## alu16
module alu16(CK, reset, start, instruction, inputR1, inputR2, outputR, busy, done);
	input [15:0] inputR1, inputR2;
	input [2:0] instruction;
	input CK, reset, start;
	output[15:0] outputR;
	output busy;
	output done;
	reg  [2:0]  op;
	reg  [15:0] out5, out6;
	reg         finL;
	wire [3:0]  busyL;
	wire [3:0]  finU;
	wire        go;
	wire  [15:0] out, out1, out2, out3, out4, and_o, or_o;
	assign go = start & ~busy;
	adder add(
		.in1(inputR1),
		.in2(inputR2),
		.go(go & (instruction == 3'b000)),
		.CK(CK),
		.reset(reset),
		.out(out),
		.busy(busyL[0]),
		.fin(finU[0])
	);
	complent com(
		.in(inputR1),
		.go(go & (instruction == 3'b001)),
		.CK(CK),
		.reset(reset),
		.out(out1),
		.busy(busyL[1]),
		.fin(finU[1])
	);
	muler mul(
		.in1(inputR1),
		.in2(inputR2),
		.go(go & (instruction == 3'b010)),
		.CK(CK),
		.reset(reset),
		.out(out2),
		.busy(busyL[2]),
		.fin(finU[2])
	);
	diver div(
		.in1(inputR1),
		.in2(inputR2),
		.go(go & ((instruction == 3'b011) | (instruction == 3'b100))),
		.CK(CK),
		.reset(reset),
		.reminder(out3),
		.quotient(out4),
		.busy(busyL[3]),
		.fin(finU[3])
	);
  ...
For scale: about 270 flip-flops, about 56 I/O pins, about 19000 µm² of cells after synthesis.
clock: 9.6 ns
lec_check: 0
cap_margin: 20
cell_pad_in_sites_detail_placement: 0
cell_pad_in_sites_global_placement: 0
core_aspect_ratio: 0.71
core_margin: 2
core_utilization: 71
gpl_routability_driven: 1
hold_slack_margin: 0.11
min_routing_layer: met1
setup_slack_margin: -0.95
slew_margin: 5
run.sh (not shown) runs the stock make flow with config.mk's settings and CLKGATE_MAP_FILE=.
Change:
- CELL_PAD_IN_SITES_DETAIL_PLACEMENT: 0 -> not set
- CELL_PAD_IN_SITES_GLOBAL_PLACEMENT: 0 -> not set
- CORE_ASPECT_RATIO: 0.71 -> not set
- CORE_UTILIZATION: 71 -> 66
- GPL_ROUTABILITY_DRIVEN: 1 -> not set
- HOLD_SLACK_MARGIN: 0.11 -> not set
- MIN_ROUTING_LAYER: met1 -> not set
- SETUP_SLACK_MARGIN: -0.95 -> not set
- SLEW_MARGIN: 5 -> 20
- clock period: 9.6 -> 4.15 ns (I/O delays scaled with it)
What happened: With this change the flow failed in global routing (5_1_grt) (GRT-0232); die size climbs by 7.3%; synthesized area is unchanged; synthesized cell count is unchanged.
Change:
- CORE_UTILIZATION: 66 -> 40
- clock period: 4.15 -> 7.37 ns (I/O delays scaled with it)
The changed run finished with timing, DRC and antenna clean.
Die area is higher by 63%.
Synthesized cell count stays the same.
Synthesized area stays the same.
Change:
- CORE_UTILIZATION: 40 -> 70
- CTS_CLUSTER_SIZE: not set -> 14
- clock period: 7.37 -> 5.51 ns (I/O delays scaled with it)
What happened: The changed run never finished: it broke off in global routing (5_1_grt) on GRT-0116. Area after synthesis is unchanged. Die area drops by 42%. Synthesized cell count is unchanged.

---

north:
The RTL this note starts from:
==> flow/design.v <==
module and4(in1, in2, out);
	input [3:0] in1, in2;
	output[3:0] out;
	and a1(out[0], in1[0], in2[0]);
	and a2(out[1], in1[1], in2[1]);
	and a3(out[2], in1[2], in2[2]);
	and a4(out[3], in1[3], in2[3]);
endmodule
module and16(in1, in2, out);
	input [15:0] in1, in2;
	output[15:0] out;
	and4 a11(.in1(in1[3:0]), .in2(in2[3:0]), .out(out[3:0]));
	and4 a12(.in1(in1[7:4]), .in2(in2[7:4]), .out(out[7:4]));
	and4 a13(.in1(in1[11:8]), .in2(in2[11:8]), .out(out[11:8]));
	and4 a14(.in1(in1[15:12]), .in2(in2[15:12]), .out(out[15:12]));
endmodule
module or4(in1, in2, out);
	input [3:0] in1, in2;
	output[3:0] out;
	or a1(out[0], in1[0], in2[0]);
	or a2(out[1], in1[1], in2[1]);
	or a3(out[2], in1[2], in2[2]);
	or a4(out[3], in1[3], in2[3]);
endmodule
module or16(in1, in2, out);
	input [15:0] in1, in2;
	output[15:0] out;
	or4 a11(.in1(in1[3:0]), .in2(in2[3:0]), .out(out[3:0]));
	or4 a12(.in1(in1[7:4]), .in2(in2[7:4]), .out(out[7:4]));
	or4 a13(.in1(in1[11:8]), .in2(in2[11:8]), .out(out[11:8]));
	or4 a14(.in1(in1[15:12]), .in2(in2[15:12]), .out(out[15:12]));
endmodule
module complent(in, go, CK, reset, out, busy, fin);
	input  [15:0] in;
	input  go;
	input  CK, reset;
	output reg [15:0] out;
	output reg busy;
	output reg fin;
	reg [15:0] m;
	reg [15:0] o, mm, c;
	always@(posedge CK) begin
		if(reset) begin
			busy <= 1'b0;
			fin  <= 1'b0;
		end
		else begin
			fin <= 1'b0;
			if(busy == 1'b0) begin
				if(go) begin
					o  = 16'hffff ^ in;
					mm = 16'h0001;
					c  = o & mm;
					o  = o ^ mm;
					mm = c << 1;
					out  <= o;
					m    <= mm;
					busy <= 1'b1;
				end
			end
			else if(m == 16'h0000) begin
				busy <= 1'b0;
				fin  <= 1'b1;
			end
			else begin
				out <= out ^ m;
				m   <= (out & m) << 1;
			end
		end
	end
endmodule
module adder(in1, in2, go, CK, reset, out, busy, fin);
	input [15:0] in1, in2;
	input go;
	input CK, reset;
	output reg [15:0] out;
	output reg busy;
	output reg fin;
	reg [15:0] cc;
	reg [15:0] o, c, m;
	always@(posedge CK) begin
		if(reset) begin
			busy <= 1'b0;
			fin  <= 1'b0;
		end
		else begin
			fin <= 1'b0;
			if(busy == 1'b0) begin
				if(go) begin
					o = in1 ^ in2;
					c = in1 & in2;
					c = c << 1;
					if(c == 16'h0000) begin
						busy <= 1'b0;
						fin  <= 1'b1;
					end
					else begin
						m = o & c;
						o = o ^ c;
						c = m << 1;
						busy <= 1'b1;
					end
					out <= o;
					cc  <= c;
				end
			end
			else if(cc == 16'h0000) begin
				busy <= 1'b0;
				fin  <= 1'b1;
			end
			else begin
				out <= out ^ cc;
				cc  <= (out & cc) << 1;
			end
		end
	end
endmodule
module muler(in1, in2, go, CK, reset, out, busy, fin);
	input		[15:0] in1, in2;
	input		go;
	input  		CK, reset;
	output reg	[15:0] out;
	output reg  busy;
	output reg  fin;
	reg[15:0] m1, m2;
	reg[15:0] a1, a2, o;
	always @(posedge CK) begin
		if(reset) begin
			busy <= 1'b0;
			fin  <= 1'b0;
		end
		else begin
			fin <= 1'b0;
			if(busy == 1'b0 && go == 1'b0) begin
			end
			else begin
				if(busy == 1'b0) begin
					a1 = in1;
					a2 = in2;
					o  = 16'h0000;
				end
				else begin
					a1 = m1;
					a2 = m2;
					o  = out;
				end
				if(a2[0] == 1'b1)
					o = o + a1;
				a1 = a1 << 1;
				a2 = a2 >> 1;
				m1  <= a1;
				m2  <= a2;
				out <= o;
				if(a2 == 16'h0000) begin
					busy <= 1'b0;
					fin  <= 1'b1;
				end
				else
					busy <= 1'b1;
			end
		end
	end
endmodule
module diver(in1, in2, go, CK, reset, reminder, quotient, busy, fin);
	input [15:0] in1, in2;
	input go;
	input CK, reset;
	output reg [15:0] reminder, quotient;
	output reg busy;
	output reg fin;
	reg [31:0] m1, m2;
	reg [15:0] divisor;
	reg [4:0]  cnt;
	reg [31:0] t1, t2;
	reg [15:0] d;
	reg [4:0]  n;
	always @(posedge CK) begin
		if(reset) begin
			busy <= 1'b0;
			fin  <= 1'b0;
		end
		else begin
			fin <= 1'b0;
			if(busy == 1'b0 && go == 1'b0) begin
			end
			else begin
				if(busy == 1'b0) begin
					t1 = {16'h0000, in1};
					t2 = {in2, 16'h0000};
					d  = in2;
					n  = 5'b00000;
				end
				else begin
					t1 = m1;
					t2 = m2;
					d  = divisor;
					n  = cnt;
				end
				if(n < 5'b10001) begin
					if(t1[31:16] >= d)
						t1 = t1 - t2 + 1'b1;
					t1 = t1 << 1;
					n  = n + 1'b1;
					busy <= 1'b1;
				end
				else begin
					busy <= 1'b0;
					fin  <= 1'b1;
				end
				if(n == 5'b10000) begin
					if(t1[31:16] >= d)
						t1 = t1 - t2 + 1'b1;
					reminder <= t1[31:16];
					quotient <= t1[15:0];
				end
				m1      <= t1;
				m2      <= t2;
				divisor <= d;
				cnt     <= n;
			end
		end
	end
endmodule
module mux3to8(in, in1, in2, in3, in4, in5, in6, in7, select, out);
	input [15:0] in, in1, in2, in3, in4, in5, in6, in7;
	input [2:0]  select;
	output reg [15:0] out;
	always @(*) begin
		case(select)
			3'b000:out = in;
			3'b001:out = in1;
			3'b010:out = in2;
			3'b011:out = in3;
			3'b100:out = in4;
			3'b101:out = in5;
			3'b110:out = in6;
			3'b111:out = in7;
		endcase
	end
endmodule
module alu16(CK, reset, start, instruction, inputR1, inputR2, outputR, busy, done);
	input [15:0] inputR1, inputR2;
	input [2:0] instruction;
	input CK, reset, start;
	output[15:0] outputR;
	output busy;
	output done;
	reg  [2:0]  op;
	reg  [15:0] out5, out6;
	reg         finL;
	wire [3:0]  busyL;
	wire [3:0]  finU;
	wire        go;
	wire  [15:0] out, out1, out2, out3, out4, and_o, or_o;
	assign go = start & ~busy;
	adder add(
		.in1(inputR1),
		.in2(inputR2),
		.go(go & (instruction == 3'b000)),
		.CK(CK),
		.reset(reset),
		.out(out),
		.busy(busyL[0]),
		.fin(finU[0])
	);
	complent com(
		.in(inputR1),
		.go(go & (instruction == 3'b001)),
		.CK(CK),
		.reset(reset),
		.out(out1),
		.busy(busyL[1]),
		.fin(finU[1])
	);
	muler mul(
		.in1(inputR1),
		.in2(inputR2),
		.go(go & (instruction == 3'b010)),
		.CK(CK),
		.reset(reset),
		.out(out2),
		.busy(busyL[2]),
		.fin(finU[2])
	);
	diver div(
		.in1(inputR1),
		.in2(inputR2),
		.go(go & ((instruction == 3'b011) | (instruction == 3'b100))),
		.CK(CK),
		.reset(reset),
		.reminder(out3),
		.quotient(out4),
		.busy(busyL[3]),
		.fin(finU[3])
	);
	and16 and1(inputR1, inputR2, and_o);
	or16 or1(inputR1, inputR2, or_o);
	mux3to8 outp(
		.in(out),
		.in1(out1),
		.in2(out2),
		.in3(out3),
		.in4(out4),
		.in5(out5),
		.in6(out6),
		.in7(16'h0000),
		.select(op),
		.out(outputR)
	);
	always @(posedge CK) begin
		if(reset) begin
			finL <= 1'b0;
		end
		else begin
			finL <= go & ((instruction == 3'b101) | (instruction == 3'b110) | (instruction == 3'b111));
			if(go) begin
				op   <= instruction;
				out5 <= and_o;
				out6 <= or_o;
			end
		end
	end
	assign busy = busyL[0] | busyL[1] | busyL[2] | busyL[3];
	assign done = finL | finU[0] | finU[1] | finU[2] | finU[3];
endmodule
export LEC_CHECK = 0
export ABC_AREA = 1
export CAP_MARGIN = 20
export CORE_MARGIN = 2
export CORE_UTILIZATION = 64
export CTS_CLUSTER_DIAMETER = 397
export CTS_CLUSTER_SIZE = 98
export PLACE_DENSITY = 0.35
export SLEW_MARGIN = 20
create_clock -name core_clock -period 4.09 [get_ports {CK}]
Status: north FAILED at global routing (tool error)
> inputs changed (north -> south)
- PLACE_DENSITY no longer set, was 0.35
- CTS_CLUSTER_DIAMETER no longer set, was 397
- CTS_CLUSTER_SIZE no longer set, was 98
- CORE_UTILIZATION now 58, was 64
Results
Nothing crashed in south and all stages finished; the problem is that the final layout failed, the offending checks being setup timing.
Compared with north, in south setup slack at placement went down 0.040 ns, total cell area at the placement stage up 2.0%, vertical die size grew by 4.9%, HPWL reported at the end of detailed placement up about 2.5%.
Going from north to south, the die area was enlarged.
In south relative to north, die extent in x had gone up by a few percent.
Delta(initial core utilization, south - north) < 0
### south -> east
- a deleted ABC_AREA that had been 1
- a change of CAP_MARGIN from 20 to 30
- a change of CORE_UTILIZATION from 58 to 50
- a change of the clock period (ns, I/O delays scaled along) from 4.09 to 7.5
## What came out
The final layout from east, which completed every stage, passed the timing, DRC and antenna checks at the end of the flow. Compared with south, power in east decreased by more than half. Comparing routed wire length on met2 for south and east, the smaller number came from east. Compared with south, east shows synthesis-to-layout area growth lower by 31 points. Against south, east comes in 16 points lower on global-route usage. Changes observed in east relative to south: post-synthesis share of cell area spent on and-or and or-and gates went up 5.2 points; final non-filler cell area went down 25%. Setup slack on east is ahead of south. Sort south and east by final cell count, ascending, and east comes first. Looking at post-synthesis mux area share across south and east, the one that comes out lower is south.
Edits applied to the flow inputs when going from east to west:
- CORE_UTILIZATION changed from 50 to 65
- CAP_MARGIN changed from 30 to 20
- the clock period (ns, I/O delays scaled along) changed from 7.5 to 6.12
==> results <==
Going from east to west, fraction of the cycle the final worst path needs grows by 13 points. Going from east to west, the share of power burned in combinational logic was found to have gone up by 8.1 points. Although west finished all stages, its layout failed final checks on setup timing. west: worst hold slack higher than east.
Changes in middle relative to west:
- CTS_CLUSTER_DIAMETER: unset -> 191
- CORE_UTILIZATION: 65 -> 72
- CTS_CLUSTER_SIZE: unset -> 97
- the clock period (ns, I/O delays scaled along): 6.12 -> 5.5
==> results <==
Although it ran to completion, west produced a layout that fails the final checks because of setup timing.
Seen in the log of middle: GRT-0116 during global routing, after which the run never completed.
middle ends up with lower width of the chip than west does.
Delta (middle minus west): vertical die size went down about 5%; total of flip-flops plus latches after synthesis closely matched the old numbers; number of resized instances in the post-cts repair step now larger; synthesized net count held.
Re simple-gate area share of the yosys netlist: no difference whatsoever between west and middle.
On initial core utilization: between west and middle, it ends up lower for west.
Compared with west, in middle overall chip area has decreased, number of rows created at floorplan has decreased.
No activity file was given, so power comes from the tool's default toggle rates.
